== before ==
// calculator
module calculator (input CLOCK_50,
							input RESET,
							input KEYPRESSED,
							input [3:0] KEYCODE,
							input [3:0] KEY,
							output [0:6] HEX0, HEX1, HEX2, HEX3, HEX4, HEX5, HEX6, HEX7
							);
		wire clockmain = CLOCK_50;
		wire rst = RESET;
		wire [3:0] keycode = KEYCODE;
		wire keystrobe;
		wire load_A, load_B;
		wire bksp_A, bksp_B;
		posedgetrigger keypressedge (.clock(clockmain), .rst(rst), .signal(KEYPRESSED), .strobe(keystrobe));
		wire dig_strobe, reset_strobe, ex_strobe, op_strobe, sub_strobe;
		wire [3:0] dig_code;
		wire [1:0] op_code;
		inputhandler keypad (
			.keystrobe(keystrobe),
			.keycode(keycode),
			.dig_strobe(dig_strobe),
			.reset_strobe(reset_strobe),
			.ex_strobe(ex_strobe),
			.op_strobe(op_strobe),
			.sub_strobe(sub_strobe),
			.dig_code(dig_code),
			.op_code(op_code)
		);
		wire bksp_strobe, MS_strobe, MR_strobe, MC_strobe;
		PBhandler PB (
			.KEY(KEY),
			.clock(clockmain),
			.rst(rst),
			.bksp_strobe(bksp_strobe),
			.MS_strobe(MS_strobe),
			.MR_strobe(MR_strobe),
			.MC_strobe(MC_strobe)
		);
		wire [1:0] display_select;
		wire load_op, reset_state, execute, load_A_mem, load_B_mem, load_mem, clear_mem;
		control FSM (
			.dig_in(dig_strobe),
			.reset_in(reset_strobe),
			.ex_in(ex_strobe),
			.op_in(op_strobe),
			.bksp_in(bksp_strobe),
			.MS_in(MS_strobe),
			.MR_in(MR_strobe),
			.MC_in(MC_strobe),
			.sub_in(sub_strobe),
			.clock(clockmain),
			.rst(rst),
  ...
For scale: about 7500 cells after synthesis, ~53000 um2 of cells after synthesis.
Settings: LEC_CHECK=0, ABC_AREA=0, CAP_MARGIN=20, CELL_PAD_IN_SITES_GLOBAL_PLACEMENT=1, CORE_ASPECT_RATIO=0.5, CORE_MARGIN=3, CORE_UTILIZATION=64, CTS_CLUSTER_DIAMETER=53, PLACE_DENSITY=0.48, SETUP_SLACK_MARGIN=5.0, SLEW_MARGIN=0; clock period 58.1 ns.
run.sh (not shown) runs the stock make flow with config.mk's settings and CLKGATE_MAP_FILE=.
The flow did not stop early for before: all stages ran, and the layout cleared the timing, design-rule and antenna checks.
Inputs modified between before and after:
# before
export LEC_CHECK = 0
export ABC_AREA = 0
export CAP_MARGIN = 20
export CELL_PAD_IN_SITES_GLOBAL_PLACEMENT = 1
export CORE_ASPECT_RATIO = 0.5
export CORE_MARGIN = 3
export CORE_UTILIZATION = 64
export CTS_CLUSTER_DIAMETER = 53
export PLACE_DENSITY = 0.48
export SETUP_SLACK_MARGIN = 5.0
export SLEW_MARGIN = 0
create_clock -name core_clock -period 58.1 [get_ports {CLOCK_50}]
# after
export LEC_CHECK = 0
export ABC_AREA = 1
export CAP_MARGIN = 20
export CELL_PAD_IN_SITES_GLOBAL_PLACEMENT = 0
export CORE_ASPECT_RATIO = 1.12
export CORE_MARGIN = 2
export CORE_UTILIZATION = 70
export CTS_CLUSTER_DIAMETER = 53
export PLACE_DENSITY = 0.48
export SETUP_SLACK_MARGIN = 5.0
export SLEW_MARGIN = 0
export TNS_END_PERCENT = 5
create_clock -name core_clock -period 68.8 [get_ports {CLOCK_50}]
Per the comparison of after with before, starting density of the core went up 5.1 points; final cell count went up about 15%.

========
calculator again, from the RTL that the note above started with.
Settings: LEC_CHECK=0, ABC_AREA=1, CAP_MARGIN=0, CORE_MARGIN=2, CORE_UTILIZATION=72, CTS_CLUSTER_DIAMETER=256, MAX_ROUTING_LAYER=met4, SETUP_SLACK_MARGIN=3.31, SLEW_MARGIN=20; clock period 26.6 ns.
The starting point failed in global routing (5_1_grt), error GRT-0232.
==> next run, changes <==
CAP_MARGIN = 20   (was 0)
CORE_UTILIZATION = 40   (was 72)
CTS_CLUSTER_DIAMETER = unset   (was 256)
MAX_ROUTING_LAYER = unset   (was met4)
SETUP_SLACK_MARGIN = unset   (was 3.31)
clock period = 38.4 ns   (was 26.6 ns; I/O delays follow)
Effect:
- The new run went through all stages and came out clean
- die size goes up by well over a third
- area after synthesis does not change
- synthesized cell count stays the same
==> next run, changes <==
CORE_UTILIZATION = 68   (was 40)
CTS_CLUSTER_SIZE = 34   (was unset)
clock period = 21.4 ns   (was 38.4 ns; I/O delays follow)
=> This time the run aborted during global routing (5_1_grt); die size came out lower by 41%; synthesized area stays the same; synthesized cell count does not change.
==> next run, changes <==
CORE_UTILIZATION = 40   (was 68)
CTS_CLUSTER_SIZE = unset   (was 34)
clock period = 50.0 ns   (was 21.4 ns; I/O delays follow)
Outcome: Now the flow completed without violations. Die area is higher by about 70%. Synthesized area is unchanged. Synthesized cell count does not change.

========
== run A ==
Starting RTL as in the previous note.
==> flow/design.v (excerpt) <==
module calculator (input CLOCK_50,
							input RESET,
							input KEYPRESSED,
							input [3:0] KEYCODE,
							input [3:0] KEY,
							output [0:6] HEX0, HEX1, HEX2, HEX3, HEX4, HEX5, HEX6, HEX7
							);
Settings: LEC_CHECK=0, ABC_AREA=1, CAP_MARGIN=0, CORE_MARGIN=2, CORE_UTILIZATION=72, CTS_CLUSTER_DIAMETER=256, MAX_ROUTING_LAYER=met4, SETUP_SLACK_MARGIN=3.58, SLEW_MARGIN=20; clock period 28.6 ns.
Run A never completed; the flow aborted with a tool error in global routing (5_1_grt).
Input-level comparison between run B and run A:
- CORE_UTILIZATION: 72 -> 65
- CAP_MARGIN: 0 -> 20
- SETUP_SLACK_MARGIN: 3.58 -> unset
- CTS_CLUSTER_DIAMETER: 256 -> unset
- the clock period (ns, I/O delays scaled along): 28.6 -> 31.3
## What came out
Of run A and run B, just one finished clean: run B. As far as I/O pin total goes, run B and run A are indistinguishable; the numbers are identical. Run B against run A: horizontal extent of the die increased by 5.2% relative to the old numbers, die outline area shows an increase of 11%. Run B vs run A — height of the chip rose 5.2%. The final reports for run B and run A show CTS buffer count lower in the former. | area of placed instances | lower: run B |. Between run A and run B, last weighted congestion value of the routability-driven placer increased. Reported for run A and run B, share of synthesized area spent on multiplexers turned out identical to the last digit.
Here is what was changed in the inputs of run C compared with run B.
- CORE_UTILIZATION changed from 65 to 31
- MAX_ROUTING_LAYER removed (was met4)
- the clock period (ns, I/O delays scaled along) changed from 31.3 to 38.4
Compared run C vs run B, and worst setup slack is up in run C.
Comparing run B and run C, first-iteration DRC count is lower on run C.
Run C ended up with alu_1.result[2]$_DFFE_PP_ as its destination of the critical timing path; run B ended up with alu_1.result[12]$_DFFE_PP_.
As far as final area is concerned, run C and run B perform about the same.
Edits applied to the flow inputs when going from run C to run D:
- CORE_UTILIZATION now 40, was 31
- SETUP_SLACK_MARGIN now 5.0, previously not set
- Per the comparison of run D with run C, Yosys chip area stayed essentially flat; clock insertion delay at the later pin of the skew report now sits at about the same level; global-route usage grew by 5.3 points.
- Of run D and run C, run C shows the lower number of clock buffers in the layout, with run D above it.
- Run D does better than run C on post-layout worst setup margin.
- Run D against run C: wire length level; die boundary width lower.
[inputs] run E vs run D
- a change of CORE_UTILIZATION from 40 to 66
- a deleted SETUP_SLACK_MARGIN that had been 5.0
- an added CTS_CLUSTER_SIZE of 95
- a change of the clock period (ns, I/O delays scaled along) from 38.4 to 71.7
[summary]
- Run E vs run D: met2 track utilization from global routing up
- Diff run D -> run E | flop share of the area | increase of 0.30 points
- Hold slack (run E over run D): increase, 0.011 ns
- Across run D and run E, the outcome is the same: a clean finish for every run.
- Well-tap cell count down 38% in run E wrt run D
- Relative to run D, final wirelength decreased by 3.3% in run E.
- When run E is measured against run D, its global-route track usage on met1 turns out 15 points higher.

========
Starting RTL as in the previous note.
Settings: LEC_CHECK=0, ABC_AREA=1, CAP_MARGIN=20, CELL_PAD_IN_SITES_GLOBAL_PLACEMENT=1, CORE_MARGIN=3, CORE_UTILIZATION=58, CTS_CLUSTER_DIAMETER=253, PLACE_DENSITY=0.48, SETUP_SLACK_MARGIN=-1.56, SLEW_MARGIN=0; clock period 21.3 ns.
The baseline stopped in global routing (5_1_grt).
Rerun with:
CELL_PAD_IN_SITES_GLOBAL_PLACEMENT = default   (was 1)
CORE_MARGIN = 2   (was 3)
CORE_UTILIZATION = 69   (was 58)
CTS_CLUSTER_DIAMETER = default   (was 253)
PLACE_DENSITY = default   (was 0.48)
SETUP_SLACK_MARGIN = default   (was -1.56)
SLEW_MARGIN = 20   (was 0)
clock period = 37.2 ns   (was 21.3 ns; I/O delays follow)
The new run finished clean.
Synthesized area is unchanged.
Die size is lower by 17%.
Synthesized cell count is unchanged.
Rerun with:
CORE_UTILIZATION = 11   (was 69)
clock period = 71.7 ns   (was 37.2 ns; I/O delays follow)
After rerunning:
- The changed run went through all stages and came out clean
- worst setup slack gets better by 31 ns
- final area rose by 12%
- worst hold slack gets worse by 0.0032 ns
Rerun with:
CORE_UTILIZATION = 65   (was 11)
MAX_ROUTING_LAYER = met4   (was default)
clock period = 30.7 ns   (was 71.7 ns; I/O delays follow)
What happened:
- utilization goes up by 58 points
- flip-flop count does not change
- final area goes down by 7.7%
- routed wire length goes up by 0.67%
Rerun with:
CORE_UTILIZATION = 71   (was 65)
clock period = 24.2 ns   (was 30.7 ns; I/O delays follow)
=>
- With this change the flow did not get past global routing (5_1_grt)
- synthesized area is unchanged
- die size is lower by a little under a tenth
- synthesized cell count does not change
Rerun with:
CAP_MARGIN = 5   (was 20)
clock period = 24.6 ns   (was 24.2 ns; I/O delays follow)
=> The changed run did not get past global routing (5_1_grt). Synthesized area is unchanged. Die size does not change. Synthesized cell count stays the same.
